[flow/run.sh]
#!/bin/bash
# the make line also repeats each setting of config.mk as NAME=value (left out here)
make -C /OpenROAD-flow-scripts/flow DESIGN_CONFIG=/design/flow/config.mk WORK_HOME=/design/flow/orfs CLKGATE_MAP_FILE= finish
[flow/config.mk]
export PLATFORM = sky130hd
export DESIGN_NAME = router
export DESIGN_NICKNAME = router
export VERILOG_FILES = /design/flow/design.v
export SDC_FILE = /design/flow/constraint.sdc
export NUM_CORES = 4
export LEC_CHECK = 0
export ABC_AREA = 0
export CAP_MARGIN = 20
export CELL_PAD_IN_SITES_GLOBAL_PLACEMENT = 2
export CORE_ASPECT_RATIO = 1.35
export CORE_MARGIN = 2
export CORE_UTILIZATION = 25
export HOLD_SLACK_MARGIN = 0.09
export MIN_ROUTING_LAYER = met2
export PLACE_DENSITY_LB_ADDON = 0.17
export SLEW_MARGIN = 15
[flow/constraint.sdc]
create_clock -name core_clock -period 7.5 [get_ports {clk_i}]
set_input_delay 1.5000 -clock core_clock [delete_from_list [all_inputs] [get_ports {clk_i}]]
set_output_delay 1.5000 -clock core_clock [all_outputs]
set_load 0.01 [all_outputs]
[flow/design.v]
module stream_fifo #(
    parameter DATA_WIDTH = 32,
    parameter FIFO_LEN = 16
) (
    input logic ACLK,
    input logic ARESETn,
    input logic [DATA_WIDTH-1:0] data_i,
    input logic valid_i,
    output logic ready_o,
    output logic [DATA_WIDTH-1:0]  data_o,
    output logic valid_o,
    input logic ready_i
);
    localparam ADDR_WIDTH = $clog2(FIFO_LEN);
    logic [DATA_WIDTH-1:0] fifo_mem [FIFO_LEN];
    logic [ADDR_WIDTH-1:0] read_ptr, read_ptr_reg;
    logic [ADDR_WIDTH-1:0] write_ptr;
    logic [ADDR_WIDTH:0] count;
    assign data_o = fifo_mem[read_ptr];
    assign valid_o = (count > 0);
    assign ready_o = !(count == FIFO_LEN);
    always_ff @(posedge ACLK or negedge ARESETn) begin
        if (!ARESETn) begin
            read_ptr <= 0;
            write_ptr <= 0;
            count <= 0;
        end
        else begin
            if (valid_i && ready_o) begin
                write_ptr <= (write_ptr == (FIFO_LEN - 1)) ? 0 : write_ptr + 1;
            end
            if (valid_o && ready_i) begin
                read_ptr <= (read_ptr == (FIFO_LEN - 1)) ? 0 : read_ptr + 1;
            end
            if (valid_i && ready_o && !(valid_o && ready_i)) begin
                count <= count + 1;
            end
            else if (!(valid_i && ready_o) && (valid_o && ready_i)) begin
                count <= count - 1;
            end
        end
    end
    always @(posedge ACLK) begin
        if (valid_i && ready_o) begin
            fifo_mem[write_ptr] <= data_i;
        end
    end
endmodule
module algorithm_selector_XY #(
    parameter MAX_ROUTERS_X = 4,
    parameter MAX_ROUTERS_X_WIDTH
    = $clog2(MAX_ROUTERS_X),
    parameter MAX_ROUTERS_Y = 4,
    parameter MAX_ROUTERS_Y_WIDTH
    = $clog2(MAX_ROUTERS_Y),
    parameter ROUTER_X = 0,
    parameter ROUTER_Y = 0,
    parameter CHANNEL_NUMBER = 5
) (
    input  logic [MAX_ROUTERS_X_WIDTH-1:0] target_x_i,
    input  logic [MAX_ROUTERS_Y_WIDTH-1:0] target_y_i,
    output logic [CHANNEL_NUMBER-1:0]      selector_o
);
    assign selector_o[0] = ((target_x_i == ROUTER_X) && (target_y_i == ROUTER_Y));
    assign selector_o[1] = (target_y_i < ROUTER_Y);
    assign selector_o[2] = (target_x_i > ROUTER_X);
    assign selector_o[3] = (target_y_i > ROUTER_Y);
    assign selector_o[4] = (target_x_i < ROUTER_X);
endmodule
module arbiter #(
    parameter AXIS_DATA_WIDTH = 40,
    parameter ID_WIDTH = 4,
    parameter CHANNEL_NUMBER = 5,
    parameter CHANNEL_NUMBER_WIDTH
    = $clog2(CHANNEL_NUMBER),
    parameter MAX_ROUTERS_X = 4,
    parameter MAX_ROUTERS_X_WIDTH
    = $clog2(MAX_ROUTERS_X),
    parameter MAX_ROUTERS_Y = 4,
    parameter MAX_ROUTERS_Y_WIDTH
    = $clog2(MAX_ROUTERS_Y),
    parameter FLIT_WIDTH = AXIS_DATA_WIDTH + 2*(AXIS_DATA_WIDTH/8) + 1 + ID_WIDTH
) (
    input clk_i, rst_n_i,
    input  logic [CHANNEL_NUMBER*FLIT_WIDTH-1:0] in_data_i,
    input  logic [CHANNEL_NUMBER-1:0]            in_valid_i,
    output logic [CHANNEL_NUMBER-1:0]            in_ready_o,
    output logic [FLIT_WIDTH-1:0]                out_data_o,
    output logic                                 out_valid_o,
    input  logic                                 out_ready_i,
    output logic [CHANNEL_NUMBER_WIDTH-1:0] current_grant_o,
    output logic [MAX_ROUTERS_X_WIDTH-1:0] target_x_o,
    output logic [MAX_ROUTERS_Y_WIDTH-1:0] target_y_o
);
    localparam [ID_WIDTH-1:0] ROUTING_HEADER = '0;
    logic [MAX_ROUTERS_X_WIDTH-1:0] target_x_reg [CHANNEL_NUMBER];
    logic [MAX_ROUTERS_Y_WIDTH-1:0] target_y_reg [CHANNEL_NUMBER];
    logic [CHANNEL_NUMBER_WIDTH-1:0] next_grant;
    logic [CHANNEL_NUMBER_WIDTH-1:0] increment;
    logic [CHANNEL_NUMBER-1:0] valid_i;
    logic [CHANNEL_NUMBER*2 - 1:0] shifted_valid_i;
    logic [7:0] packages_left [CHANNEL_NUMBER];
    logic [ID_WIDTH-1:0] out_tid;
    logic [AXIS_DATA_WIDTH-1:0] out_tdata;
    logic out_is_header;
    assign out_tid   = out_data_o[ID_WIDTH-1:0];
    assign out_tdata = out_data_o[FLIT_WIDTH-1 -: AXIS_DATA_WIDTH];
    assign out_is_header = out_valid_o && (out_tid == ROUTING_HEADER);
    assign target_x_o = out_is_header ?
                        out_tdata[
                            MAX_ROUTERS_X_WIDTH+MAX_ROUTERS_Y_WIDTH-1:
                            MAX_ROUTERS_X_WIDTH
                        ] : target_x_reg[current_grant_o];
    assign target_y_o = out_is_header ?
                        out_tdata[
                            MAX_ROUTERS_X_WIDTH-1:0
                        ] : target_y_reg[current_grant_o];
    assign valid_i = in_valid_i;
    assign shifted_valid_i = {valid_i, valid_i} >> current_grant_o;
    always_ff @(posedge clk_i or negedge rst_n_i) begin
        if (!rst_n_i) begin
            current_grant_o <= '0;
            for (int i = 0; i < CHANNEL_NUMBER; i++) begin
                packages_left[i] <= '0;
                target_x_reg[i]  <= '0;
                target_y_reg[i]  <= '0;
            end
        end
        else begin
            if (out_is_header) begin
                packages_left[current_grant_o] <= out_tdata[
                    (MAX_ROUTERS_X_WIDTH+MAX_ROUTERS_Y_WIDTH) * 2
                    +8-1:
                    (MAX_ROUTERS_X_WIDTH+MAX_ROUTERS_Y_WIDTH) * 2
                ];
                target_y_reg[current_grant_o] <= out_tdata[
                    MAX_ROUTERS_X_WIDTH-1:0
                ];
                target_x_reg[current_grant_o] <= out_tdata[
                    MAX_ROUTERS_X_WIDTH+MAX_ROUTERS_Y_WIDTH-1:
                    MAX_ROUTERS_X_WIDTH
                ];
            end
            else begin
                packages_left[current_grant_o] <= packages_left[current_grant_o] - {7'd0, (in_ready_o[current_grant_o] & out_valid_o)};
            end
            if (!in_ready_o[current_grant_o] || !out_valid_o || (packages_left[current_grant_o] == 1 && out_valid_o && in_ready_o[current_grant_o])) begin
                current_grant_o <= next_grant;
            end
        end
    end
    always_comb begin
        next_grant = current_grant_o;
        increment = 0;
        for (int i = CHANNEL_NUMBER-1; i > 0; i--) begin
            if (shifted_valid_i[i]) begin
                increment = i;
            end
        end
        next_grant = ({29'd0, next_grant} + {29'd0, increment}) >= CHANNEL_NUMBER ?
        (next_grant + increment - CHANNEL_NUMBER):
        (next_grant + increment);
    end
    always_comb begin
        in_ready_o = '0;
        out_data_o  = in_data_i[current_grant_o*FLIT_WIDTH +: FLIT_WIDTH];
        out_valid_o = in_valid_i[current_grant_o];
        in_ready_o[current_grant_o] = out_ready_i;
    end
endmodule
module algorithm #(
    parameter AXIS_DATA_WIDTH = 40,
    parameter ID_WIDTH = 4,
    parameter CHANNEL_NUMBER = 5,
    parameter CHANNEL_NUMBER_WIDTH
    = $clog2(CHANNEL_NUMBER),
    parameter MAX_ROUTERS_X = 4,
    parameter MAX_ROUTERS_X_WIDTH
    = $clog2(MAX_ROUTERS_X),
    parameter MAX_ROUTERS_Y = 4,
    parameter MAX_ROUTERS_Y_WIDTH
    = $clog2(MAX_ROUTERS_Y),
    parameter ROUTER_X = 0,
    parameter ROUTER_Y = 0,
    parameter FLIT_WIDTH = AXIS_DATA_WIDTH + 2*(AXIS_DATA_WIDTH/8) + 1 + ID_WIDTH
) (
    input clk_i, rst_n_i,
    input  logic [FLIT_WIDTH-1:0]                in_data_i,
    input  logic                                 in_valid_i,
    output logic                                 in_ready_o,
    output logic [CHANNEL_NUMBER*FLIT_WIDTH-1:0] out_data_o,
    output logic [CHANNEL_NUMBER-1:0]            out_valid_o,
    input  logic [CHANNEL_NUMBER-1:0]            out_ready_i,
    input logic [MAX_ROUTERS_X_WIDTH-1:0] target_x_i,
    input logic [MAX_ROUTERS_Y_WIDTH-1:0] target_y_i
);
    localparam [ID_WIDTH-1:0] ROUTING_HEADER = '0;
    logic [CHANNEL_NUMBER_WIDTH-1:0] ctrl;
    logic [CHANNEL_NUMBER-1:0] selector;
    logic [CHANNEL_NUMBER-1:0] busy;
    logic [CHANNEL_NUMBER-1:0] busy_next;
    logic in_is_header;
    logic in_tlast;
    logic pass;
    assign in_is_header = (in_data_i[ID_WIDTH-1:0] == ROUTING_HEADER);
    assign in_tlast     = in_data_i[ID_WIDTH];
    algorithm_selector_XY #(
       .MAX_ROUTERS_X(MAX_ROUTERS_X),
       .MAX_ROUTERS_Y(MAX_ROUTERS_Y),
       .ROUTER_X(ROUTER_X),
       .ROUTER_Y(ROUTER_Y),
       .CHANNEL_NUMBER(CHANNEL_NUMBER)
    ) algorithm_selector (
        .target_x_i(target_x_i),
        .target_y_i(target_y_i),
        .selector_o(selector)
    );
    always_comb begin
        ctrl = '0;
        for (int i = 0; i < CHANNEL_NUMBER; i++) begin
            if(selector[CHANNEL_NUMBER - 1 - i]) begin
                ctrl = CHANNEL_NUMBER - 1 - i;
            end
        end
    end
    assign pass = !in_is_header || !busy[ctrl];
    always_comb begin
        out_data_o  = '0;
        out_valid_o = '0;
        in_ready_o  = pass ? out_ready_i[ctrl] : 1'b0;
        out_data_o[ctrl*FLIT_WIDTH +: FLIT_WIDTH] = pass ? in_data_i : '0;
        out_valid_o[ctrl] = pass ? in_valid_i : 1'b0;
    end
    always_ff @(posedge clk_i or negedge rst_n_i) begin
        if(!rst_n_i) begin
            busy <= '0;
        end else begin
            busy <= busy_next;
        end
    end
    always_comb begin
        busy_next = busy;
        if (in_valid_i && in_is_header) begin
            busy_next[ctrl] = out_ready_i[ctrl] ? 1'b1 : busy[ctrl];
        end
        else if (in_valid_i) begin
            if (in_tlast && out_ready_i[ctrl]) begin
                busy_next[ctrl] = 1'b0;
            end
        end
    end
endmodule
module router #(
    parameter AXIS_DATA_WIDTH = 40,
    parameter ID_WIDTH = 4,
    parameter CHANNEL_NUMBER = 5,
    parameter BUFFER_LENGTH = 8,
    parameter MAX_ROUTERS_X = 4,
    parameter MAX_ROUTERS_X_WIDTH
    = $clog2(MAX_ROUTERS_X),
    parameter MAX_ROUTERS_Y = 4,
    parameter MAX_ROUTERS_Y_WIDTH
    = $clog2(MAX_ROUTERS_Y),
    parameter ROUTER_X = 1,
    parameter ROUTER_Y = 2,
    parameter STRB_WIDTH = AXIS_DATA_WIDTH/8
)(
    input  clk_i, rst_n_i,
    input  logic [CHANNEL_NUMBER*AXIS_DATA_WIDTH-1:0] in_tdata_i,
    input  logic [CHANNEL_NUMBER*STRB_WIDTH-1:0]      in_tstrb_i,
    input  logic [CHANNEL_NUMBER*STRB_WIDTH-1:0]      in_tkeep_i,
    input  logic [CHANNEL_NUMBER-1:0]                 in_tlast_i,
    input  logic [CHANNEL_NUMBER*ID_WIDTH-1:0]        in_tid_i,
    input  logic [CHANNEL_NUMBER-1:0]                 in_tvalid_i,
    output logic [CHANNEL_NUMBER-1:0]                 in_tready_o,
    output logic [CHANNEL_NUMBER*AXIS_DATA_WIDTH-1:0] out_tdata_o,
    output logic [CHANNEL_NUMBER*STRB_WIDTH-1:0]      out_tstrb_o,
    output logic [CHANNEL_NUMBER*STRB_WIDTH-1:0]      out_tkeep_o,
    output logic [CHANNEL_NUMBER-1:0]                 out_tlast_o,
    output logic [CHANNEL_NUMBER*ID_WIDTH-1:0]        out_tid_o,
    output logic [CHANNEL_NUMBER-1:0]                 out_tvalid_o,
    input  logic [CHANNEL_NUMBER-1:0]                 out_tready_i
);
    localparam FLIT_WIDTH = AXIS_DATA_WIDTH + 2*STRB_WIDTH + 1 + ID_WIDTH;
    logic [CHANNEL_NUMBER*FLIT_WIDTH-1:0] in_flit;
    logic [CHANNEL_NUMBER*FLIT_WIDTH-1:0] queue_o_data;
    logic [CHANNEL_NUMBER-1:0]            queue_o_valid;
    logic [CHANNEL_NUMBER-1:0]            queue_o_ready;
    logic [FLIT_WIDTH-1:0] arbiter_o_data;
    logic                  arbiter_o_valid;
    logic                  arbiter_o_ready;
    logic [CHANNEL_NUMBER*FLIT_WIDTH-1:0] out_flit;
    logic [MAX_ROUTERS_X_WIDTH-1:0] target_x;
    logic [MAX_ROUTERS_Y_WIDTH-1:0] target_y;
    generate
        genvar i;
        for (i = 0; i < CHANNEL_NUMBER; i++) begin : gen_fifos
            assign in_flit[i*FLIT_WIDTH +: FLIT_WIDTH] = {
                in_tdata_i[i*AXIS_DATA_WIDTH +: AXIS_DATA_WIDTH],
                in_tstrb_i[i*STRB_WIDTH +: STRB_WIDTH],
                in_tkeep_i[i*STRB_WIDTH +: STRB_WIDTH],
                in_tlast_i[i],
                in_tid_i[i*ID_WIDTH +: ID_WIDTH]
            };
            assign {
                out_tdata_o[i*AXIS_DATA_WIDTH +: AXIS_DATA_WIDTH],
                out_tstrb_o[i*STRB_WIDTH +: STRB_WIDTH],
                out_tkeep_o[i*STRB_WIDTH +: STRB_WIDTH],
                out_tlast_o[i],
                out_tid_o[i*ID_WIDTH +: ID_WIDTH]
            } = out_flit[i*FLIT_WIDTH +: FLIT_WIDTH];
            stream_fifo #(
                .DATA_WIDTH(FLIT_WIDTH),
                .FIFO_LEN(BUFFER_LENGTH)
            ) q (
                .ACLK(clk_i),
                .ARESETn(rst_n_i),
                .data_i(in_flit[i*FLIT_WIDTH +: FLIT_WIDTH]),
                .valid_i(in_tvalid_i[i]),
                .ready_o(in_tready_o[i]),
                .data_o(queue_o_data[i*FLIT_WIDTH +: FLIT_WIDTH]),
                .valid_o(queue_o_valid[i]),
                .ready_i(queue_o_ready[i])
            );
        end
    endgenerate
    arbiter #(
        .AXIS_DATA_WIDTH(AXIS_DATA_WIDTH),
        .ID_WIDTH(ID_WIDTH),
        .CHANNEL_NUMBER(CHANNEL_NUMBER),
        .MAX_ROUTERS_X(MAX_ROUTERS_X),
        .MAX_ROUTERS_Y(MAX_ROUTERS_Y)
    ) arb (
        .clk_i(clk_i), .rst_n_i(rst_n_i),
        .in_data_i(queue_o_data),
        .in_valid_i(queue_o_valid),
        .in_ready_o(queue_o_ready),
        .out_data_o(arbiter_o_data),
        .out_valid_o(arbiter_o_valid),
        .out_ready_i(arbiter_o_ready),
        .current_grant_o(),
        .target_x_o(target_x),
        .target_y_o(target_y)
    );
    algorithm #(
        .AXIS_DATA_WIDTH(AXIS_DATA_WIDTH),
        .ID_WIDTH(ID_WIDTH),
        .CHANNEL_NUMBER(CHANNEL_NUMBER),
        .MAX_ROUTERS_X(MAX_ROUTERS_X),
        .MAX_ROUTERS_Y(MAX_ROUTERS_Y),
        .ROUTER_X(ROUTER_X),
        .ROUTER_Y(ROUTER_Y)
    ) alg (
        .clk_i(clk_i), .rst_n_i(rst_n_i),
        .in_data_i(arbiter_o_data),
        .in_valid_i(arbiter_o_valid),
        .in_ready_o(arbiter_o_ready),
        .out_data_o(out_flit),
        .out_valid_o(out_tvalid_o),
        .out_ready_i(out_tready_i),
        .target_x_i(target_x),
        .target_y_i(target_y)
    );
endmodule
==> results of run 1 <==
==> layout make-up <==
type                    count  area [um^2]
well taps                4828         6040
diodes                    191          478
clock inverters           145         1240
clock buffers             291         6220
repair buffers            902         8700
multi-input cells        1975        22800
inverters                  41          163
flip-flops and latches   2318        69100
fillers                 35600       254000
==> metrics by stage <==
stage          setup slack, ps  hold slack, ps  area (um^2)
4_1_cts                   21.1             486       114000
5_1_grt                   1.75             517       114000
3_5_place_dp              7.71             472       106000
3_3_place_gp              -149             465       106000
2_1_floorplan             16.1             449        92500
6_report                   234             485       115000
==> layer usage <==
layer | global-route usage (%) | wire length, um
met5 | 9.36 | 2670
met4 | 3.57 | 14100
met3 | 31.6 | 130000
met2 | 32.9 | 182000
met1 | - | 0
==> what timing repair did <==
action                                  in CTS  in global routing
cloned                                       1                  0
pin swaps                                    4                  5
resized                                     33                 33
setup buffers                               25                 29
endpoints found under the setup margin     279                276
==> impl_metrics.tcl, run 1 <==
# place-and-route summary
set metrics [dict create \
    outcome "no timing/DRC/antenna violations" \
    worst_pin_slew_ps 1120 \
    total_power_mw 54.0 \
    hp-start "arb.packages_left[2][7]" \
    path_depth 18 \
    vias 61900 \
    syn_area_per_cell_um2 20.2 \
    switchingPower_mw 21.7 \
    maxCapViolCount 0 \
    crit_path_end "out_tdata_o[84]" \
    max_freq_mhz 138 \
    syn_area_um2 92500 \
    ys_seq_share_pct 74.6 \
    top_area_cell "edfxtp_1" \
    crit_fanout 44 \
    required_ps 6000 \
    cp_cell_sequence "buf_4 -> mux2i_1 -> a22oi_2 -> a31oi_4 -> buf_4 -> a2111oi_2 -> buf_4 -> or2_4 -> nand2b_1 -> mux2i_1 -> nor2_1 -> buf_4 -> ha_1 -> buf_4 -> or3_4 -> buf_8 -> nor2_4 -> clkdlybuf4s50_1" \
    wl_per_cell_um 30.8 \
    synth-warning-count 6 \
    clock_latency_ps 950 \
    clkSlewWorstSetupHoldPaths_ps 60 \
    timing.rr.start "gen_fifos[4].q.read_ptr[0]" \
    fin_nets 5819 \
    compound_area_share_pct 1.89 \
    utilization_pct 31.1 \
    post-route-min-period_ps 7270 \
    cts_buffers 237 \
    reg2regPathDepth 23 \
    rr_endpoint "gen_fifos[2].q.count[3]" \
    path_delay_family "buffers and inverters" \
    final_hold_viol_count 0 \
    endpoint_kind "output pin" \
    drcViolationCount 0 \
    rows 259 \
    cts_max_path_buffers 4 \
    clkSinkCount 2318 \
    antenna_found_initial 1 \
    yosysTopAreaCellShare_pct 71.4 \
    cts-root-buf "clkbuf_16" \
    wl_mm 329 \
    critPathKind "reg -> out" \
    logic_family "multiplexers" \
    fin_skew_ps 94.1 \
    die_area_um2 375000 \
    hp-class "reg -> reg" \
    drt-vias-per-instance 5.79 \
    routabilityCongestion 0.883 \
    track_usage_pct 25.6 \
    fp_nets 4925 \
    h-tree-depth 4 \
    drt_iter0_markers 8844 \
    pwr-share-comb_pct 46.4 \
    dpl.hpwl_mm 215 \
    fa_ha_area_share_pct 0.820 \
    powerComb_mw 25.1 \
    grt_first_pass_wirelength_mm 442 \
    start_kind "register" \
    fp.dieH_um 711 \
    power.internal_mw 32.3 \
    netlist_instances 4581 \
    synthMostInstantiatedCell "edfxtp_1" \
    yosys-stat-area_um2 92500 \
    ys_async_sr_fraction_pct 5.09 \
    xor_share_pct 0.275 \
    synthToLayoutAreaGrowth_pct 24.1 \
    edf_count 2200 \
    tool_warnings 35 \
    finalMaxSlewViolations 0 \
    hold_buffers 0 \
    grt_overflow 0 \
    numPortBuffers 571 \
    cp-startpoint "gen_fifos[1].q.read_ptr[1]" \
    pg_clk_mw 11.8 \
    maxPowerGroup "combinational cells" \
    clkPwrFrac_pct 21.8 \
    fin_crit_sh_pct 96.9 \
    swShare_pct 40.2 \
    finalSetupTns_ps 0 \
    firstDrtPassIters 6 \
    core_area_um2 368000 \
    max-slew-margin-rel_pct 24.8 \
    ys_ff 2318 \
    grt_max_degree 97 \
    ys_cells 4581 \
    hold_depth 2 \
    synthTopCellsByCount "edfxtp_1, mux4_2, nor2_1" \
    placedCellCount 10000 \
    power_frac_seq_pct 31.8 \
    synthMuxAreaShare_pct 17.7 \
    setup_viol 0 \
    flop_cell "edfxtp_1" \
    ir_drop_v 0.000369 \
    cp.buffers_inverters 7 \
    cts_tree "built" \
    first_global_vias 71600 \
    cp_slowest_cell "clkdlybuf4s50_1" \
    synthTopCellsByArea "edfxtp_1, mux4_2, mux2i_1" \
    cpMostUsedCell "buf_4" \
    power.density_nw_per_um2 471 \
    worstHoldEndpoint "arb.packages_left[2][7]" \
    critical_path_arrival_ps 5770 \
    ys_sh_simple_pct 3.39 \
    p_leak_nw 36.5 \
    final_cells 10700 \
    powerSeq_mw 17.1 \
    rsz0062_at_grt "false" \
    io_pins 572 \
    rrSetupSlack_ps 1560 \
    core_util_floorplan_pct 25.1 \
    die_w_um 527 \
    drtAntennaViolNets 0 \
    synth_cell_types 77 \
    max_stage_delay_ps 590 \
]
==> run 2: changes to the inputs <==
- ABC_AREA: 0 -> not set
- CELL_PAD_IN_SITES_GLOBAL_PLACEMENT: 2 -> not set
- CORE_ASPECT_RATIO: 1.35 -> not set
- CORE_UTILIZATION: 25 -> 65
- HOLD_SLACK_MARGIN: 0.09 -> not set
- MIN_ROUTING_LAYER: met2 -> not set
- PLACE_DENSITY: not set -> 0.6
- PLACE_DENSITY_LB_ADDON: 0.17 -> not set
- SLEW_MARGIN: 15 -> 20
- clock period: 7.5 -> 4.44 ns (I/O delays scaled with it)
==> run 2 against run 1 <==
  * Now fails the layout checks on setup timing
  * Sequential share of layout area down 0.29 points
  * Routed wire length shrank 22%
  * Via count shrank 18%
  * Core utilization increased by 50 points
  * Flip-flop count unchanged
  * Non-clock buffer count is 328 higher
  * Count of clock-buffer cells in the layout down 9
  * Sequential power rose by 69%
  * Die size decreased by 61%
  * Global-route usage rose by 9.7 points
  * Final area increased by 0.48%
  * Register-to-register slack worse by 2500 ps
  * Critical endpoint is now out_tdata_o[82]
==> impl_metrics.tcl, run 2 <==
# place-and-route summary
set metrics [dict create \
    synthTopCellsByCount "edfxtp_1, mux4_2, nor2_1" \
    ys_sh_simple_pct 3.39 \
    cp_cell_sequence "buf_12 -> mux4_2 -> mux2i_1 -> buf_4 -> o22ai_4 -> nor4_4 -> and3_4 -> nand3_4 -> mux2i_2 -> nor2_2 -> ha_2 -> mux2_4 -> or3_4 -> buf_6 -> buf_6 -> buf_16 -> nor2_2 -> buf_2" \
    synthMostInstantiatedCell "edfxtp_1" \
    yosysTopAreaCellShare_pct 71.4 \
    switchingPower_mw 35.4 \
    path_depth 18 \
    fp.dieH_um 381 \
    fin_crit_sh_pct 134 \
    rsz0062_at_grt "true" \
    required_ps 3550 \
    antenna_found_initial 62 \
    fin_skew_ps 68.2 \
    wl_per_cell_um 32.7 \
    clock_latency_ps 890 \
    final_hold_viol_count 0 \
    top_area_cell "edfxtp_1" \
    xor_share_pct 0.275 \
    synthToLayoutAreaGrowth_pct 24.7 \
    fp_nets 4925 \
    powerSeq_mw 28.9 \
    numPortBuffers 571 \
    start_kind "register" \
    ys_ff 2318 \
    so_faults "setup timing" \
    drt-vias-per-instance 6.47 \
    reg2regPathDepth 24 \
    wl_mm 258 \
    power.density_nw_per_um2 823 \
    synthMuxAreaShare_pct 17.7 \
    syn_area_um2 92500 \
    rr_endpoint "gen_fifos[1].q.count[3]" \
    rrSetupSlack_ps -940 \
    max_stage_delay_ps 520 \
    finalSetupTns_ps -391830 \
    grt_overflow 0 \
    outcome "failed layout checks" \
    track_usage_pct 35.3 \
    hp-class "in -> async" \
    io_pins 572 \
    vias 51000 \
    grt_first_pass_wirelength_mm 362 \
    compound_area_share_pct 1.89 \
    timing.rr.start "gen_fifos[3].q.read_ptr[0]" \
    flop_cell "edfxtp_1" \
    swShare_pct 37.3 \
    netlist_instances 4581 \
    drt_iter0_markers 5989 \
    powerComb_mw 47.6 \
    cts_buffers 217 \
    pg_clk_mw 18.4 \
    cts_max_path_buffers 3 \
    ys_async_sr_fraction_pct 5.09 \
    syn_area_per_cell_um2 20.2 \
    max_freq_mhz 168 \
    max-slew-margin-rel_pct 22.6 \
    die_w_um 381 \
    synthTopCellsByArea "edfxtp_1, mux4_2, mux2i_1" \
    synth_cell_types 77 \
    dpl.hpwl_mm 158 \
    power_frac_seq_pct 30.4 \
    worst_pin_slew_ps 1150 \
    clkSlewWorstSetupHoldPaths_ps 60 \
    h-tree-depth 4 \
    cp.buffers_inverters 6 \
    die_area_um2 145000 \
    ys_cells 4581 \
    clkPwrFrac_pct 19.4 \
    core_area_um2 141000 \
    clkSinkCount 2318 \
    fin_nets 6126 \
    drcViolationCount 0 \
    maxPowerGroup "combinational cells" \
    maxCapViolCount 0 \
    fill_cells 6840 \
    path_delay_family "simple AND/OR/NAND/NOR gates" \
    seq_area_um2 69100 \
    endpoint_kind "output pin" \
    ir_drop_v 0.00137 \
    cp_slowest_cell "dfrtp_4" \
    cts-root-buf "clkbuf_16" \
    routabilityCongestion 0.927 \
    logic_area_um2 24100 \
    yosys-stat-area_um2 92500 \
    layout_setup_ws_ps -1500 \
    hold_buffers 0 \
    first_global_vias 50900 \
    crit_fanout 11 \
    core_util_floorplan_pct 65.4 \
    pre_cts_slack_ps -1030 \
    post-route-min-period_ps 5940 \
    tool_warnings 40 \
    firstDrtPassIters 8 \
    setup_viol 348 \
    rows 138 \
    drtAntennaViolNets 0 \
    edf_count 2200 \
    grt_max_degree 96 \
    critPathKind "reg -> out" \
    critical_path_arrival_ps 5050 \
    fa_ha_area_share_pct 0.820 \
    pwr-share-comb_pct 50.2 \
    cts_tree "built" \
    p_leak_nw 39.5 \
    crit_path_end "out_tdata_o[82]" \
    synth-warning-count 6 \
    cp-startpoint "gen_fifos[3].q.read_ptr[0]" \
    ys_seq_share_pct 74.6 \
    power.internal_mw 59.5 \
    finalMaxSlewViolations 0 \
    logic_family "multiplexers" \
]
## run 2: stage by stage
stage                     instance area, um^2  utilization (%)  power [mW]  instances  hold WS (ps)
after global routing                   115000             81.5        97.6       7872           171
after CTS                              115000             81.0        91.4       7830           123
after floorplan                         93400                -        48.7       4581           449
after global placement                 106000             75.1        69.5       7348           462
after detailed placement               106000             75.1        70.1       7348           470
final                                  115000             81.5        94.9       7884           135
## run 2: layer usage
| layer | global-route usage, % | wire length (um) | vias up |
|---|---|---|---|
| met5 | 0 | 342 | - |
| met4 | 17.3 | 15000 | 48 |
| met3 | 7.58 | 22900 | 558 |
| met2 | 57.2 | 128000 | 2627 |
| met1 | 46.4 | 91800 | 26600 |
| li1 | - | - | 21200 |
## run 2: cell type report
type	instances	share of cell area (%)
tap	1890	2.05
clock buffer	282	4.98
antenna	21	0.0456
clock inverter	128	1.15
multi-input combinational	1974	20.9
sequential	2318	59.9
inverter	41	0.133
timing repair buffer	1230	10.8
## run 2: what timing repair did
item                                    CTS  global route
resized                                 803           511
gates cloned                             14             9
buffers inserted                         63            29
endpoints found under the setup margin  349           357
pin swaps                                39            38
==> run 3: changes to the inputs <==
- CORE_UTILIZATION: 65 -> 45
- clock period: 4.44 -> 12.1 ns (I/O delays scaled with it)
==> run 3 against run 2 <==
  * Now clean on timing, DRC and antenna
  * Combinational power shrank 75%
  * Register-to-register slack improved by 6200 ps
  * Count of clock-buffer cells in the layout increased by 4
  * Largest power group unchanged
  * Flip-flop count stayed put
==> impl_metrics.tcl, run 3 <==
# place-and-route summary
set metrics [dict create \
    outcome "no timing/DRC/antenna violations" \
    fa_ha_area_share_pct 0.820 \
    path_depth 14 \
    grt_util_met2_pct 40.1 \
    die_w_um 457 \
    worst_pin_slew_ps 1110 \
    post_cts_resized 0 \
    fp.dieH_um 457 \
    p_leak_nw 35.1 \
    pg_clk_mw 7.07 \
    switchingPower_mw 10.9 \
    required_ps 9680 \
    reg2regPathDepth 19 \
    synth_cell_types 77 \
    hp-class "reg -> reg" \
    top_area_cell "edfxtp_1" \
    clock_latency_ps 870 \
    clkPwrFrac_pct 23.7 \
    max_stage_delay_ps 720 \
    yosysTopAreaCellShare_pct 71.4 \
    numPortBuffers 571 \
    swShare_pct 36.4 \
    final_cells 8136 \
    cts-root-buf "clkbuf_16" \
    clkSinkCount 2318 \
    power.density_nw_per_um2 273 \
    wl_mm 247 \
    cts_tree "built" \
    edf_count 2200 \
    powerSeq_mw 10.9 \
    flop_cell "edfxtp_1" \
    cp-startpoint "arb.current_grant_o[1]" \
    synthMostInstantiatedCell "edfxtp_1" \
    grtUsageMet1_pct 30.0 \
    h-tree-depth 4 \
    grt_busiest_layer "met2" \
    timing.rr.start "gen_fifos[0].q.read_ptr[0]" \
    core_area_um2 204000 \
    grt_max_degree 77 \
    tool_warnings 34 \
    core_util_floorplan_pct 45.3 \
    path_delay_family "simple AND/OR/NAND/NOR gates" \
    maxPowerGroup "combinational cells" \
    dpl.hpwl_mm 160 \
    power_frac_seq_pct 36.6 \
    cp.buffers_inverters 4 \
    worstHoldEndpoint "arb.packages_left[1][1]" \
    syn_area_um2 92500 \
    cts_buffers 231 \
    placedCellCount 7689 \
    start_kind "register" \
    finalSetupTns_ps 0 \
    netlist_instances 4581 \
    cts_max_path_buffers 3 \
    pwr-share-comb_pct 39.7 \
    hp-start "arb.packages_left[1][1]" \
    ir_drop_v 0.000302 \
    rows 166 \
    grt_overflow 0 \
    crit_fanout 40 \
    power.internal_mw 19.0 \
    fin_nets 5578 \
    endpoint_kind "output pin" \
    max_freq_mhz 99.8 \
    powerComb_mw 11.9 \
    max-slew-margin-rel_pct 25.6 \
    use_met3_pct 4.91 \
    drtAntennaViolNets 0 \
    fin_skew_ps 37.3 \
    ys_ff 2318 \
    post-route-min-period_ps 10020 \
    first_global_vias 46000 \
    ys_async_sr_fraction_pct 5.09 \
    rrSetupSlack_ps 5210 \
    drcViolationCount 0 \
    crit_path_end "out_tdata_o[98]" \
    synthMuxAreaShare_pct 17.7 \
    logic_family "multiplexers" \
    die_area_um2 209000 \
    grt_first_pass_wirelength_mm 347 \
    hold_depth 2 \
    maxCapViolCount 0 \
    compound_area_share_pct 1.89 \
    synthTopCellsByArea "edfxtp_1, mux4_2, mux2i_1" \
    cp_cell_sequence "buf_4 -> inv_2 -> nand2_1 -> o211ai_1 -> o22ai_1 -> nand3_1 -> mux2i_1 -> nor2_1 -> ha_1 -> mux2_2 -> or3_2 -> buf_4 -> nor2_1 -> clkdlybuf4s50_1" \
    holdWs_ps 485 \
    critical_path_arrival_ps 7600 \
    critPathKind "reg -> out" \
    antenna_found_initial 89 \
    rr_endpoint "gen_fifos[1].q.count[3]" \
    wl_per_cell_um 30.4 \
    post_cts_buffers 0 \
    ys_seq_share_pct 74.6 \
    synthToLayoutAreaGrowth_pct 18.0 \
    synthTopCellsByCount "edfxtp_1, mux4_2, nor2_1" \
    final_hold_viol_count 0 \
    cp_slowest_cell "o22ai_1" \
    setup_viol 0 \
    ys_cells 4581 \
    io_pins 572 \
    firstDrtPassIters 8 \
    ys_sh_simple_pct 3.39 \
    vias 46500 \
    drt_iter0_markers 4785 \
    drt-vias-per-instance 5.72 \
    fp_nets 4925 \
    hold_buffers 0 \
    finalMaxSlewViolations 0 \
    yosys-stat-area_um2 92500 \
    clkSlewWorstSetupHoldPaths_ps 60 \
    rsz0062_at_grt "false" \
    fin_crit_sh_pct 82.8 \
    routabilityCongestion 0.884 \
    synth-warning-count 6 \
    xor_share_pct 0.275 \
    syn_area_per_cell_um2 20.2 \
    track_usage_pct 23.4 \
]
## run 3: stage by stage
stage / utilization (%) / setup WS [ps] / instance area, um^2 / power (mW)
CTS: 53.4 / 2010 / 109000 / 30.2
finish: 53.4 / 2080 / 109000 / 29.9
floorplan: - / 3700 / 92500 / 17.6
global route: 53.4 / 1730 / 109000 / 31.0
global placement: 49.7 / 3080 / 102000 / 23.0
detailed placement: 49.7 / 2980 / 102000 / 23.1
## run 3: final cells by class
type / count / area (um^2)
Sequential cell: 2318 / 69100
Multi-Input combinational cell: 1974 / 22600
Clock inverter: 140 / 1330
Fill cell: 16100 / 95200
Clock buffer: 286 / 6180
Inverter: 41 / 154
Timing Repair Buffer: 668 / 6460
Antenna cell: 21 / 52.6
Tap cell: 2688 / 3360
## run 3: layer usage
metal	vias up	wire length, um
li1	20000	-
met1	24400	95200
met2	1636	127000
met3	454	17000
met4	62	7740
met5	-	360
==> run 4: changes to the inputs <==
- CORE_UTILIZATION: 45 -> 72
- CTS_CLUSTER_SIZE: not set -> 41
- SETUP_SLACK_MARGIN: not set -> 0.48
- clock period: 12.1 -> 4.11 ns (I/O delays scaled with it)
==> run 4 against run 3 <==
  * The flow now stops in clock tree synthesis
  * Synthesized cell count did not move
  * Area after synthesis did not move
  * Die size fell by 37%
==> impl_metrics.tcl, run 4 <==
# collected from the flow reports
set metrics [dict create \
    ys_async_sr_fraction_pct 5.09 \
    core_area_um2 128000 \
    compound_area_share_pct 1.89 \
    numPortBuffers 571 \
    yosysTopAreaCellShare_pct 71.4 \
    routabilityCongestion 0.940 \
    xor_share_pct 0.275 \
    core_util_floorplan_pct 72.5 \
    ys_sh_simple_pct 3.39 \
    ys_cells 4581 \
    logic_family "multiplexers" \
    pre_cts_slack_ps -1270 \
    top_area_cell "edfxtp_1" \
    syn_area_um2 92500 \
    fp.dieH_um 362 \
    netlist_instances 4581 \
    synthTopCellsByArea "edfxtp_1, mux4_2, mux2i_1" \
    haltStage "clock tree synthesis" \
    edf_count 2200 \
    synthTopCellsByCount "edfxtp_1, mux4_2, nor2_1" \
    syn_area_per_cell_um2 20.2 \
    synthMuxAreaShare_pct 17.7 \
    rows 131 \
    synth-warning-count 6 \
    synth_cell_types 77 \
    die_area_um2 131000 \
    io_pins 572 \
    synthMostInstantiatedCell "edfxtp_1" \
    ys_seq_share_pct 74.6 \
    yosys-stat-area_um2 92500 \
    dpl.hpwl_mm 162 \
    flop_cell "edfxtp_1" \
    die_w_um 362 \
    outcome "aborted with a tool error" \
    fa_ha_area_share_pct 0.820 \
    stop_error "[ERROR DPL-0033] detailed placement checks failed during check placement." \
    fp_nets 4925 \
    ys_ff 2318 \
]
## run 4: metrics by stage
| stage | setup TNS, ps | std cells | instance area, um^2 |
|---|---|---|---|
| 2_1_floorplan | -1178230 | 4581 | 93400 |
| 3_3_place_gp | -368420 | 7134 | 106000 |
| 3_5_place_dp | -363100 | 7134 | 106000 |
==> run 5: changes to the inputs <==
- CORE_ASPECT_RATIO: not set -> 0.5
- CORE_UTILIZATION: 72 -> 66
- CTS_CLUSTER_SIZE: 41 -> not set
- SETUP_SLACK_MARGIN: 0.48 -> 1.25
- clock period: 4.11 -> 4.97 ns (I/O delays scaled with it)
==> run 5 against run 4 <==
  * Now fails the layout checks on setup timing
  * Synthesized cell count is the same
  * Area after synthesis unchanged
  * Die size rose by 9.1%
==> impl_metrics.tcl, run 5 <==
# place-and-route summary
set metrics [dict create \
    outcome "failed layout checks" \
    so_faults "setup timing" \
    die_area_um2 143000 \
    fin_crit_sh_pct 128 \
    post-route-min-period_ps 6340 \
    netlist_instances 4581 \
    start_kind "register" \
    rrSetupSlack_ps -700 \
    drt-vias-per-instance 6.63 \
    timing.rr.start "gen_fifos[0].q.read_ptr[0]" \
    power.density_nw_per_um2 730 \
    place_area_um2 105000 \
    grt_overflow 0 \
    numPortBuffers 571 \
    max_stage_delay_ps 510 \
    yosys-stat-area_um2 92500 \
    clock_latency_ps 810 \
    dpl.hpwl_mm 156 \
    ys_async_sr_fraction_pct 5.09 \
    reg2regPathDepth 29 \
    wl_mm 260 \
    critPathKind "reg -> out" \
    flop_cell "edfxtp_1" \
    endpoint_kind "output pin" \
    grt_max_degree 79 \
    pwr-share-comb_pct 51.6 \
    rr_endpoint "gen_fifos[0].q.count[3]" \
    logic_family "multiplexers" \
    core_util_floorplan_pct 66.3 \
    max-slew-margin-rel_pct 21.8 \
    clkSlewWorstSetupHoldPaths_ps 70 \
    syn_area_per_cell_um2 20.2 \
    firstDrtPassIters 6 \
    synth_cell_types 77 \
    power.internal_mw 51.8 \
    path_depth 22 \
    drt_iter0_markers 7747 \
    syn_area_um2 92500 \
    finalMaxSlewViolations 0 \
    p_leak_nw 39.5 \
    drcViolationCount 0 \
    worst_pin_slew_ps 1170 \
    crit_fanout 7 \
    critical_path_arrival_ps 5350 \
    track_usage_pct 34.4 \
    synthMuxAreaShare_pct 17.7 \
    compound_area_share_pct 1.89 \
    swShare_pct 38.2 \
    layout_setup_ws_ps -1370 \
    fill_cells 6489 \
    rows 97 \
    path_delay_family "buffers and inverters" \
    synthToLayoutAreaGrowth_pct 24.1 \
    hold_buffers 0 \
    core_area_um2 140000 \
    cp-startpoint "gen_fifos[0].q.read_ptr[0]" \
    ys_sh_simple_pct 3.39 \
    antenna_found_initial 42 \
    cpMostUsedCell "buf_6" \
    power_frac_seq_pct 30.8 \
    hp-class "in -> async" \
    grt_first_pass_wirelength_mm 349 \
    rsz0062_at_grt "true" \
    first_global_vias 49600 \
    top_area_cell "edfxtp_1" \
    wl_per_cell_um 32.8 \
    required_ps 3980 \
    maxPowerGroup "combinational cells" \
    fp.dieH_um 269 \
    cp.buffers_inverters 12 \
    h-tree-depth 4 \
    crit_path_end "out_tstrb_o[9]" \
    maxCapViolCount 0 \
    cts_max_path_buffers 3 \
    yosysTopAreaCellShare_pct 71.4 \
    ys_ff 2318 \
    synthMostInstantiatedCell "edfxtp_1" \
    fa_ha_area_share_pct 0.820 \
    cts-root-buf "clkbuf_16" \
    synthTopCellsByArea "edfxtp_1, mux4_2, mux2i_1" \
    powerComb_mw 43.2 \
    xor_share_pct 0.275 \
    edf_count 2200 \
    clkSinkCount 2318 \
    cts_buffers 187 \
    max_freq_mhz 158 \
    powerSeq_mw 25.9 \
    tool_warnings 39 \
    routabilityCongestion 0.929 \
    cp_slowest_cell "mux4_2" \
    fin_nets 6194 \
    drtAntennaViolNets 0 \
    switchingPower_mw 32.0 \
    final_hold_viol_count 0 \
    clkPwrFrac_pct 17.6 \
    finalSetupTns_ps -323490 \
    pg_clk_mw 14.8 \
    die_w_um 533 \
    setup_viol 332 \
    cts_tree "built" \
    synthTopCellsByCount "edfxtp_1, mux4_2, nor2_1" \
    ys_cells 4581 \
    vias 52400 \
    io_pins 572 \
    ir_drop_v 0.000875 \
    cp_cell_sequence "buf_6 -> mux4_2 -> mux2i_2 -> buf_6 -> o22ai_4 -> nor4_4 -> nand3_2 -> buf_6 -> nor3_4 -> buf_6 -> mux2i_4 -> buf_6 -> buf_6 -> xor2_2 -> buf_6 -> nand3_4 -> buf_4 -> buf_6 -> buf_12 -> buf_12 -> nor2_1 -> buf_2" \
    fin_skew_ps 29.3 \
    ys_seq_share_pct 74.6 \
    synth-warning-count 6 \
    stdcell_area_um2 115000 \
    fp_nets 4925 \
]
run 5: stage by stage:
step	power (mW)	hold slack [ps]	utilization (%)	std cells	setup slack (ps)
2_1_floorplan	43.2	449	-	4581	214
6_report	83.8	249	82.3	7904	-1370
3_5_place_dp	60.4	475	75.4	7314	-851
3_3_place_gp	59.5	462	75.4	7314	-816
4_1_cts	76.3	183	80.5	7723	-1380
5_1_grt	86.2	273	82.2	7900	-1470
run 5: cell type report:
class,count,area [um^2],area share [%]
inverter,41,154,0.134
clock inverter,98,903,0.787
antenna,15,37.5,0.0327
tap,1881,2350,2.05
clock buffer,249,5070,4.42
sequential,2318,69100,60.2
multi-input combinational,1974,24200,21.1
timing repair buffer,1328,13000,11.3
run 5: what timing repair did:
| action | 4_1_cts | 5_1_grt |
|---|---|---|
| setup endpoints to repair | 363 | 364 |
| setup buffers | 54 | 147 |
| gates resized | 462 | 936 |
| gates cloned | 8 | 19 |
| pin swaps | 22 | 64 |
run 5: routing by layer:
layer	vias up	part of all wire, %	GRT usage, %	routed length (um)
met5	-	0.066	0	172
met4	24	3.4	9.52	8810
met3	504	12	8.35	32400
met2	3454	47	53.1	123000
met1	27200	37	50.5	95200
li1	21200	-	-	-
==> run 6: changes to the inputs <==
- CAP_MARGIN: 20 -> 40
- CELL_PAD_IN_SITES_DETAIL_PLACEMENT: not set -> 2
- CELL_PAD_IN_SITES_GLOBAL_PLACEMENT: not set -> 2
- CORE_ASPECT_RATIO: 0.5 -> 0.9
- CORE_MARGIN: 2 -> 5
- CORE_UTILIZATION: 66 -> 26
- CTS_CLUSTER_DIAMETER: not set -> 389
- GPL_TIMING_DRIVEN: not set -> 0
- HOLD_SLACK_MARGIN: not set -> 0.05
- MAX_ROUTING_LAYER: not set -> met4
- MIN_ROUTING_LAYER: not set -> met2
- PLACE_DENSITY: 0.6 -> not set
- PLACE_DENSITY_LB_ADDON: not set -> 0.27
- SETUP_SLACK_MARGIN: 1.25 -> not set
- TNS_END_PERCENT: not set -> 55
- clock period: 4.97 -> 8.04 ns (I/O delays scaled with it)
==> run 6 against run 5 <==
  * The layout still fails its checks (setup timing)
  * Power decreased by 38%
  * Sequential share of layout area is 1.8 points lower
  * Flip-flop count unchanged
  * Critical endpoint is now out_tdata_o[19]
  * Largest cell class unchanged
  * Largest power group unchanged
==> impl_metrics.tcl, run 6 <==
# place-and-route summary
set metrics [dict create \
    logic_family "multiplexers" \
    fa_ha_area_share_pct 0.820 \
    netlist_instances 4581 \
    fin_crit_sh_pct 101 \
    outcome "failed layout checks" \
    max-slew-margin-rel_pct 34.6 \
    die_area_um2 368000 \
    grt_overflow 0 \
    tool_warnings 36 \
    synthTopCellsByCount "edfxtp_1, mux4_2, nor2_1" \
    edf_count 2200 \
    rows 207 \
    drt-vias-per-instance 6.07 \
    fin_nets 6231 \
    holdWs_ps 486 \
    yosys-stat-area_um2 92500 \
    layout_setup_ws_ps -43.2 \
    cp_slowest_cell "clkdlybuf4s50_1" \
    grt_max_degree 77 \
    core_area_um2 354000 \
    reg2regPathDepth 26 \
    max_stage_delay_ps 590 \
    synthMostInstantiatedCell "edfxtp_1" \
    grt_first_pass_wirelength_mm 483 \
    cp_cell_sequence "buf_4 -> clkbuf_8 -> inv_1 -> clkbuf_4 -> buf_2 -> ha_1 -> ha_2 -> a222oi_1 -> o211ai_1 -> buf_4 -> nor3b_2 -> mux2i_1 -> o22a_1 -> o21ai_4 -> buf_8 -> buf_4 -> nand2_1 -> nor2_1 -> clkdlybuf4s50_1" \
    cts-root-buf "clkbuf_16" \
    rr_endpoint "gen_fifos[1].q.count[3]" \
    top_area_cell "edfxtp_1" \
    setup_viol 2 \
    fin_skew_ps 114 \
    critical_path_arrival_ps 6480 \
    cts_buffers 244 \
    cp-startpoint "arb.current_grant_o[0]" \
    critPathKind "reg -> out" \
    crit_fanout 10 \
    power_frac_seq_pct 30.3 \
    syn_area_um2 92500 \
    crit_path_end "out_tdata_o[19]" \
    hold_buffers 0 \
    ir_drop_v 0.000539 \
    drcViolationCount 0 \
    cp.buffers_inverters 9 \
    io_pins 572 \
    max_freq_mhz 124 \
    hp-class "reg -> reg" \
    start_kind "register" \
    finalMaxSlewViolations 0 \
    ys_ff 2318 \
    p_leak_nw 39.1 \
    clock_latency_ps 960 \
    switchingPower_mw 21.7 \
    path_depth 19 \
    powerSeq_mw 15.9 \
    first_global_vias 80400 \
    antenna_found_initial 0 \
    h-tree-depth 4 \
    ys_seq_share_pct 74.6 \
    synthMuxAreaShare_pct 17.7 \
    final_hold_viol_count 0 \
    powerComb_mw 25.2 \
    power.internal_mw 30.6 \
    synthTopCellsByArea "edfxtp_1, mux4_2, mux2i_1" \
    drtAntennaViolNets 0 \
    numPortBuffers 571 \
    cts_max_path_buffers 4 \
    path_delay_family "buffers and inverters" \
    so_faults "setup timing" \
    swShare_pct 41.5 \
    yosysTopAreaCellShare_pct 71.4 \
    routabilityCongestion 0.903 \
    hold_depth 2 \
    pg_clk_mw 11.2 \
    wl_mm 354 \
    hp-start "arb.packages_left[2][6]" \
    core_util_floorplan_pct 26.1 \
    die_w_um 639 \
    vias 66300 \
    fp.dieH_um 576 \
    compound_area_share_pct 1.89 \
    drt_iter0_markers 9939 \
    clkPwrFrac_pct 21.4 \
    cpMostUsedCell "buf_4" \
    synth_cell_types 77 \
    clkSlewWorstSetupHoldPaths_ps 60 \
    finalSetupTns_ps -68.3 \
    flop_cell "edfxtp_1" \
    worst_pin_slew_ps 954 \
    timing.rr.start "arb.current_grant_o[0]" \
    wl_per_cell_um 32.4 \
    synthToLayoutAreaGrowth_pct 27.8 \
    endpoint_kind "output pin" \
    ys_async_sr_fraction_pct 5.09 \
    cts_tree "built" \
    ys_cells 4581 \
    syn_area_per_cell_um2 20.2 \
    worstHoldEndpoint "arb.packages_left[2][6]" \
    fp_nets 4925 \
    firstDrtPassIters 6 \
    required_ps 6430 \
    maxCapViolCount 0 \
    rrSetupSlack_ps 1730 \
    maxPowerGroup "combinational cells" \
    dpl.hpwl_mm 266 \
    synth-warning-count 6 \
    xor_share_pct 0.275 \
    pwr-share-comb_pct 48.2 \
    clkSinkCount 2318 \
    rsz0062_at_grt "true" \
    power.density_nw_per_um2 442 \
    ys_sh_simple_pct 3.39 \
    track_usage_pct 29.5 \
    post-route-min-period_ps 8080 \
]
## run 6: metal layers
metal | global-route usage, % | part of all wire (%)
met2 | 35.7 | 54
met4 | 3.38 | 5.1
met3 | 37.6 | 41
met5 | - | 0
met1 | - | 0
## run 6: per-stage QoR
stage	setup WS, ps	util, %	instance area [um^2]	power (mW)	std cells
floorplan	448	-	92500	26.5	4581
global route	-158	33.3	118000	54.6	10800
global placement	-7300	29.4	104000	38.3	9854
finish	-43.2	33.4	118000	52.3	10900
detailed placement	-1790	30.8	109000	39.8	10300
CTS	-5.64	33.1	117000	51.4	10700
## run 6: cell type report
| class | count | area [um^2] |
|---|---|---|
| fillers | 35100 | 236000 |
| multi-input cells | 1974 | 23000 |
| inverters | 41 | 156 |
| flip-flops and latches | 2318 | 69000 |
| diodes | 135 | 338 |
| plain buffers | 243 | 1320 |
| repair buffers | 1065 | 10900 |
| clock buffers | 317 | 6550 |
| well taps | 4702 | 5880 |
| clock inverters | 123 | 1040 |
## run 6: timing repair
action	in CTS	in global routing
cloned	0	0
endpoints found under the setup margin	285	276
buffers inserted	8	19
pin swaps	5	8
resized	151	110
==> run 7: changes to the inputs <==
- CAP_MARGIN: 40 -> 5
- CELL_PAD_IN_SITES_DETAIL_PLACEMENT: 2 -> not set
- CELL_PAD_IN_SITES_GLOBAL_PLACEMENT: 2 -> not set
- CORE_ASPECT_RATIO: 0.9 -> not set
- CORE_MARGIN: 5 -> 2
- CORE_UTILIZATION: 26 -> 66
- CTS_CLUSTER_DIAMETER: 389 -> not set
- GPL_TIMING_DRIVEN: 0 -> not set
- HOLD_SLACK_MARGIN: 0.05 -> not set
- MAX_ROUTING_LAYER: met4 -> not set
- MIN_ROUTING_LAYER: met2 -> not set
- PLACE_DENSITY_LB_ADDON: 0.27 -> not set
- SETUP_SLACK_MARGIN: not set -> 0.24
- TNS_END_PERCENT: 55 -> not set
- clock period: 8.04 -> 3.92 ns (I/O delays scaled with it)
==> run 7 against run 6 <==
  * Routed wire length decreased by 22%
  * Cell count decreased by 26%
  * Power increased by 120%
  * Via count decreased by 19%
  * Area after synthesis unchanged
  * Final area about the same
  * First-iteration DRC count decreased by 28%
  * Combinational power increased by 150%
  * Largest cell class unchanged
  * Count of clock-buffer cells in the layout decreased by 34
  * Register-to-register slack got worse by 3500 ps
  * The layout still fails its checks (setup timing)
  * Core utilization increased by 51 points
==> impl_metrics.tcl, run 7 <==
# place-and-route summary
set metrics [dict create \
    finalMaxSlewViolations 0 \
    p_leak_nw 40.4 \
    cp-startpoint "gen_fifos[4].q.read_ptr[1]" \
    wl_per_cell_um 34.6 \
    cts_buffers 216 \
    cpMostUsedCell "buf_4" \
    synth-warning-count 6 \
    rows 137 \
    yosys-stat-area_um2 92500 \
    cts-root-buf "clkbuf_16" \
    use_met3_pct 8.82 \
    dpl.hpwl_mm 160 \
    rr_endpoint "arb.packages_left[0][4]" \
    cp.buffers_inverters 7 \
    powerSeq_mw 32.7 \
    ys_seq_share_pct 74.6 \
    firstDrtPassIters 7 \
    outcome "failed layout checks" \
    fin_nets 6288 \
    fa_ha_area_share_pct 0.820 \
    clkPwrFrac_pct 17.9 \
    edf_count 2200 \
    reg2regPathDepth 33 \
    netlist_instances 4581 \
    power_frac_seq_pct 28.3 \
    synthTopCellsByCount "edfxtp_1, mux4_2, nor2_1" \
    grt_busiest_layer "met2" \
    ys_async_sr_fraction_pct 5.09 \
    hold_buffers 0 \
    power.density_nw_per_um2 980 \
    wl_mm 278 \
    power.internal_mw 71.3 \
    timing.rr.start "gen_fifos[4].q.read_ptr[1]" \
    core_util_floorplan_pct 66.4 \
    flop_cell "edfxtp_1" \
    path_depth 18 \
    routabilityCongestion 0.935 \
    io_pins 572 \
    crit_path_end "out_tdata_o[4]" \
    hp-class "in -> async" \
    clkSinkCount 2318 \
    switchingPower_mw 44.5 \
    grt_max_degree 95 \
    compound_area_share_pct 1.89 \
    synthToLayoutAreaGrowth_pct 27.7 \
    drt-vias-per-instance 6.67 \
    grt_overflow 0 \
    first_global_vias 51500 \
    rsz0062_at_grt "true" \
    synthMuxAreaShare_pct 17.7 \
    ir_drop_v 0.00174 \
    die_w_um 378 \
    cp_slowest_cell "clkdlybuf4s50_1" \
    ys_sh_simple_pct 3.39 \
    max_freq_mhz 164 \
    cp_cell_sequence "buf_12 -> mux4_2 -> mux2i_1 -> buf_4 -> o22ai_4 -> nor4_4 -> and3_2 -> nand3_4 -> mux2i_2 -> ha_2 -> buf_4 -> buf_6 -> and3_4 -> nand3_4 -> buf_6 -> buf_4 -> nor2_1 -> clkdlybuf4s50_1" \
    path_delay_family "buffers and inverters" \
    post-route-min-period_ps 6090 \
    final_hold_viol_count 0 \
    syn_area_per_cell_um2 20.2 \
    max_stage_delay_ps 600 \
    max-slew-margin-rel_pct 7.44 \
    ys_ff 2318 \
    synthTopCellsByArea "edfxtp_1, mux4_2, mux2i_1" \
    crit_fanout 12 \
    fp.dieH_um 378 \
    swShare_pct 38.4 \
    antenna_found_initial 61 \
    critPathKind "reg -> out" \
    tool_warnings 40 \
    pg_clk_mw 20.7 \
    so_faults "setup timing" \
    vias 53600 \
    yosysTopAreaCellShare_pct 71.4 \
    pwr-share-comb_pct 53.8 \
    required_ps 3140 \
    cts_max_path_buffers 3 \
    drcViolationCount 0 \
    xor_share_pct 0.275 \
    grt_first_pass_wirelength_mm 368 \
    track_usage_pct 37.0 \
    cts_tree "built" \
    core_area_um2 139000 \
    fp_nets 4925 \
    pre_cts_slack_ps -1530 \
    worst_pin_slew_ps 1390 \
    clkSlewWorstSetupHoldPaths_ps 60 \
    setup_viol 363 \
    grtUsageMet1_pct 46.7 \
    grt_util_met2_pct 59.4 \
    critical_path_arrival_ps 5300 \
    utilization_pct 84.7 \
    layout_setup_ws_ps -2170 \
    powerComb_mw 62.3 \
    endpoint_kind "output pin" \
    rrSetupSlack_ps -1720 \
    synthMostInstantiatedCell "edfxtp_1" \
    start_kind "register" \
    logic_family "multiplexers" \
    fin_skew_ps 40.4 \
    maxPowerGroup "combinational cells" \
    fin_crit_sh_pct 155 \
    ys_cells 4581 \
    h-tree-depth 4 \
    top_area_cell "edfxtp_1" \
    die_area_um2 143000 \
    clock_latency_ps 860 \
    synth_cell_types 77 \
    syn_area_um2 92500 \
    maxCapViolCount 0 \
    numPortBuffers 571 \
    drt_iter0_markers 7163 \
    drtAntennaViolNets 0 \
]
==> run 7: layer usage <==
metal,routed length [um],part of all wire (%),vias up
li1,-,-,21500
met1,92000,33,27600
met2,135000,49,3460
met3,29700,11,968
met4,20500,7.4,46
met5,448,0.16,-
==> run 7: repair_timing <==
item / 4_1_cts / 5_1_grt
gates resized: 1058 / 673
pin swaps: 60 / 86
cloned: 20 / 9
setup buffers: 116 / 106
endpoints found under the setup margin: 363 / 363
==> run 7: layout make-up <==
cell class                 count  area (um^2)
sequential                  2318        69100
multi-input combinational   1975        24900
tap                         1876         2350
clock inverter               116         1210
timing repair buffer        1392        14600
antenna                       31         77.6
inverter                      41          159
clock buffer                 283         5740
fill                        5940        21300
==> run 7: per-stage QoR <==
step / hold WS (ps) / power [mW] / std cells / setup TNS [ps] / instance area (um^2)
3_5_place_dp: 474 / 79.3 / 7351 / -454670 / 106000
3_3_place_gp: 462 / 78.5 / 7351 / -469300 / 106000
6_report: 32.8 / 116 / 8032 / -633670 / 118000
5_1_grt: 47.1 / 119 / 8016 / -681220 / 118000
4_1_cts: 10.3 / 107 / 7886 / -566870 / 116000
2_1_floorplan: 449 / 55.2 / 4581 / -1450420 / 93400
==> run 8: changes to the inputs <==
- ABC_AREA: not set -> 1
- CAP_MARGIN: 5 -> 0
- CELL_PAD_IN_SITES_GLOBAL_PLACEMENT: not set -> 2
- CORE_ASPECT_RATIO: not set -> 1.31
- CORE_UTILIZATION: 66 -> 71
- CTS_CLUSTER_SIZE: not set -> 32
- GPL_ROUTABILITY_DRIVEN: not set -> 0
- MAX_ROUTING_LAYER: not set -> met5
- MIN_ROUTING_LAYER: not set -> met1
- PLACE_DENSITY_LB_ADDON: not set -> 0.05
- SETUP_SLACK_MARGIN: 0.24 -> 3.1
- clock period: 3.92 -> 11.4 ns (I/O delays scaled with it)
==> run 8 against run 7 <==
  * The flow now stops in global placement without I/O
  * Area after synthesis increased by 2.5%
  * Synthesized cell count is 65% higher
  * Die size is 4.7% lower
==> impl_metrics.tcl, run 8 <==
# collected from the flow reports
set metrics [dict create \
    outcome "aborted with a tool error" \
    haltStage "global placement without I/O" \
    stop_error "[ERROR FLW-0024] Place density exceeds 1.0 (current PLACE_DENSITY_LB_ADDON =  0.05). Please check if the value of  PLACE_DENSITY_LB_ADDON is between 0 and 0.99." \
    syn_area_per_cell_um2 12.5 \
    die_area_um2 136000 \
    fp_nets 7907 \
    synth_cell_types 53 \
    core_area_um2 133000 \
    synthTopCellsByCount "edfxtp_1, nand2_1, nor2_1" \
    top_area_cell "edfxtp_1" \
    die_w_um 323 \
    ys_sh_simple_pct 10.9 \
    compound_area_share_pct 12.3 \
    edf_count 2200 \
    yosysTopAreaCellShare_pct 69.7 \
    logic_family "AND-OR/OR-AND gates" \
    synthTopCellsByArea "edfxtp_1, nand2_1, nor2_1" \
    fp.dieH_um 422 \
    netlist_instances 7563 \
    ys_ff 2318 \
    yosys-stat-area_um2 94800 \
    ys_async_sr_fraction_pct 5.09 \
    synthMuxAreaShare_pct 0.0106 \
    rows 153 \
    ys_cells 7563 \
    core_util_floorplan_pct 71.4 \
    synthMostInstantiatedCell "edfxtp_1" \
    xor_share_pct 0.213 \
    ys_seq_share_pct 72.8 \
    syn_area_um2 94800 \
    fa_ha_area_share_pct 0.800 \
    synth-warning-count 6 \
    flop_cell "edfxtp_1" \
]
==> run 9: changes to the inputs <==
- ABC_AREA: 1 -> not set
- CAP_MARGIN: 0 -> 15
- CELL_PAD_IN_SITES_GLOBAL_PLACEMENT: 2 -> not set
- CORE_ASPECT_RATIO: 1.31 -> not set
- CORE_UTILIZATION: 71 -> 70
- CTS_CLUSTER_SIZE: 32 -> 41
- GPL_ROUTABILITY_DRIVEN: 0 -> not set
- MAX_ROUTING_LAYER: met5 -> not set
- MIN_ROUTING_LAYER: met1 -> not set
- PLACE_DENSITY_LB_ADDON: 0.05 -> 0.0
- SETUP_SLACK_MARGIN: 3.1 -> -0.38
- clock period: 11.4 -> 5.34 ns (I/O delays scaled with it)
==> run 9 against run 8 <==
  * Now fails the layout checks on setup timing
  * Area after synthesis shrank 2.4%
  * Die size decreased by 1.0%
  * Synthesized cell count shrank 39%
==> impl_metrics.tcl, run 9 <==
# place-and-route summary
set metrics [dict create \
    powerComb_mw 42.7 \
    core_util_floorplan_pct 70.4 \
    swShare_pct 40.5 \
    first_global_vias 54800 \
    cp_slowest_cell "dfrtp_4" \
    crit_fanout 6 \
    drt-vias-per-instance 7.24 \
    ys_sh_simple_pct 3.39 \
    cp_cell_sequence "buf_6 -> mux4_2 -> mux2i_4 -> o22ai_2 -> nor4_4 -> and3_4 -> nand3_4 -> mux2i_4 -> inv_1 -> ha_4 -> inv_1 -> or3_4 -> buf_12 -> buf_12 -> buf_12 -> buf_6 -> buf_6 -> nor2_2 -> buf_2" \
    hp-class "in -> async" \
    crit_path_end "out_tstrb_o[21]" \
    outcome "failed layout checks" \
    compound_area_share_pct 1.89 \
    powerSeq_mw 24.4 \
    finalMaxSlewViolations 0 \
    tool_warnings 44 \
    timing.rr.start "arb.current_grant_o[1]" \
    logic_family "multiplexers" \
    track_usage_pct 43.9 \
    final_hold_viol_count 0 \
    syn_area_um2 92500 \
    layout_setup_ws_ps -1190 \
    rrSetupSlack_ps -440 \
    xor_share_pct 0.275 \
    clkSinkCount 2318 \
    hold_buffers 0 \
    pwr-share-comb_pct 51.7 \
    clock_latency_ps 880 \
    path_depth 19 \
    clkPwrFrac_pct 18.8 \
    post-route-min-period_ps 6530 \
    synthTopCellsByCount "edfxtp_1, mux4_2, nor2_1" \
    rsz0062_at_grt "true" \
    ys_ff 2318 \
    yosys-stat-area_um2 92500 \
    fp_nets 4925 \
    utilization_pct 87.6 \
    ir_drop_v 0.000651 \
    max_freq_mhz 153 \
    max-slew-margin-rel_pct 21.4 \
    syn_area_per_cell_um2 20.2 \
    synthMostInstantiatedCell "edfxtp_1" \
    drtAntennaViolNets 0 \
    die_w_um 367 \
    yosysTopAreaCellShare_pct 71.4 \
    cts_buffers 212 \
    cts_tree "built" \
    routabilityCongestion 0.944 \
    wl_per_cell_um 40.1 \
    ys_async_sr_fraction_pct 5.09 \
    cts_max_path_buffers 3 \
    so_faults "setup timing" \
    maxCapViolCount 0 \
    synthMuxAreaShare_pct 17.7 \
    power_frac_seq_pct 29.6 \
    numPortBuffers 571 \
    drt_iter0_markers 9202 \
    required_ps 4270 \
    power.density_nw_per_um2 718 \
    grt_max_degree 119 \
    maxPowerGroup "combinational cells" \
    core_area_um2 131000 \
    p_leak_nw 39.1 \
    critical_path_arrival_ps 5460 \
    cp.buffers_inverters 9 \
    synthToLayoutAreaGrowth_pct 24.3 \
    top_area_cell "edfxtp_1" \
    io_pins 572 \
    clkSlewWorstSetupHoldPaths_ps 70 \
    flop_cell "edfxtp_1" \
    drcViolationCount 0 \
    h-tree-depth 4 \
    vias 56100 \
    endpoint_kind "output pin" \
    fp.dieH_um 367 \
    cts-root-buf "clkbuf_16" \
    cp-startpoint "gen_fifos[4].q.read_ptr[1]" \
    fin_skew_ps 41.8 \
    switchingPower_mw 33.5 \
    fin_crit_sh_pct 122 \
    ys_seq_share_pct 74.6 \
    path_delay_family "simple AND/OR/NAND/NOR gates" \
    synth-warning-count 6 \
    pre_cts_slack_ps -500 \
    critPathKind "reg -> out" \
    max_stage_delay_ps 500 \
    synthTopCellsByArea "edfxtp_1, mux4_2, mux2i_1" \
    reg2regPathDepth 24 \
    antenna_found_initial 80 \
    netlist_instances 4581 \
    wl_mm 311 \
    ys_cells 4581 \
    worst_pin_slew_ps 1180 \
    firstDrtPassIters 8 \
    pg_clk_mw 15.5 \
    rr_endpoint "arb.packages_left[1][3]" \
    total_power_mw 82.6 \
    setup_viol 325 \
    grt_overflow 0 \
    die_area_um2 135000 \
    synth_cell_types 77 \
    start_kind "register" \
    grt_first_pass_wirelength_mm 410 \
    fin_nets 6091 \
    rows 133 \
    dpl.hpwl_mm 157 \
    edf_count 2200 \
    fa_ha_area_share_pct 0.820 \
    power.internal_mw 49.1 \
]
run 9: final cells by class:
class                      count  area, um^2
timing repair buffer        1200       11900
tap                         1755        2200
clock inverter               127        1270
inverter                      41         154
fill                        4752       16300
antenna                       65         163
clock buffer                 272        5700
sequential                  2318       69100
multi-input combinational   1974       24500
run 9: metal layers:
| layer | vias up | track usage [%] | routed length [um] |
|---|---|---|---|
| li1 | 21100 | - | - |
| met1 | 28400 | 51.6 | 91600 |
| met2 | 5114 | 68.7 | 147000 |
| met3 | 1392 | 13.4 | 41700 |
| met4 | 46 | 33.6 | 30600 |
| met5 | - | 0 | 476 |
run 9: stage by stage:
stage               hold slack, ps  cells  cell area [um^2]  TNS [ps]
CTS                            257   7649            114000   -150630
floorplan                      449   4581             92500   -342890
detailed placement             473   7104            104000    -88520
global placement               462   7104            104000    -70910
finish                         177   7752            115000   -270690
global route                   235   7726            115000   -304320
run 9: timing repair:
action	in CTS	in global routing
resized	1468	360
endpoints found under the setup margin	280	290
gates cloned	25	0
buffers inserted	166	56
pin swaps	101	50
Power figures rest on the tool's default switching activity, not on a simulated workload.
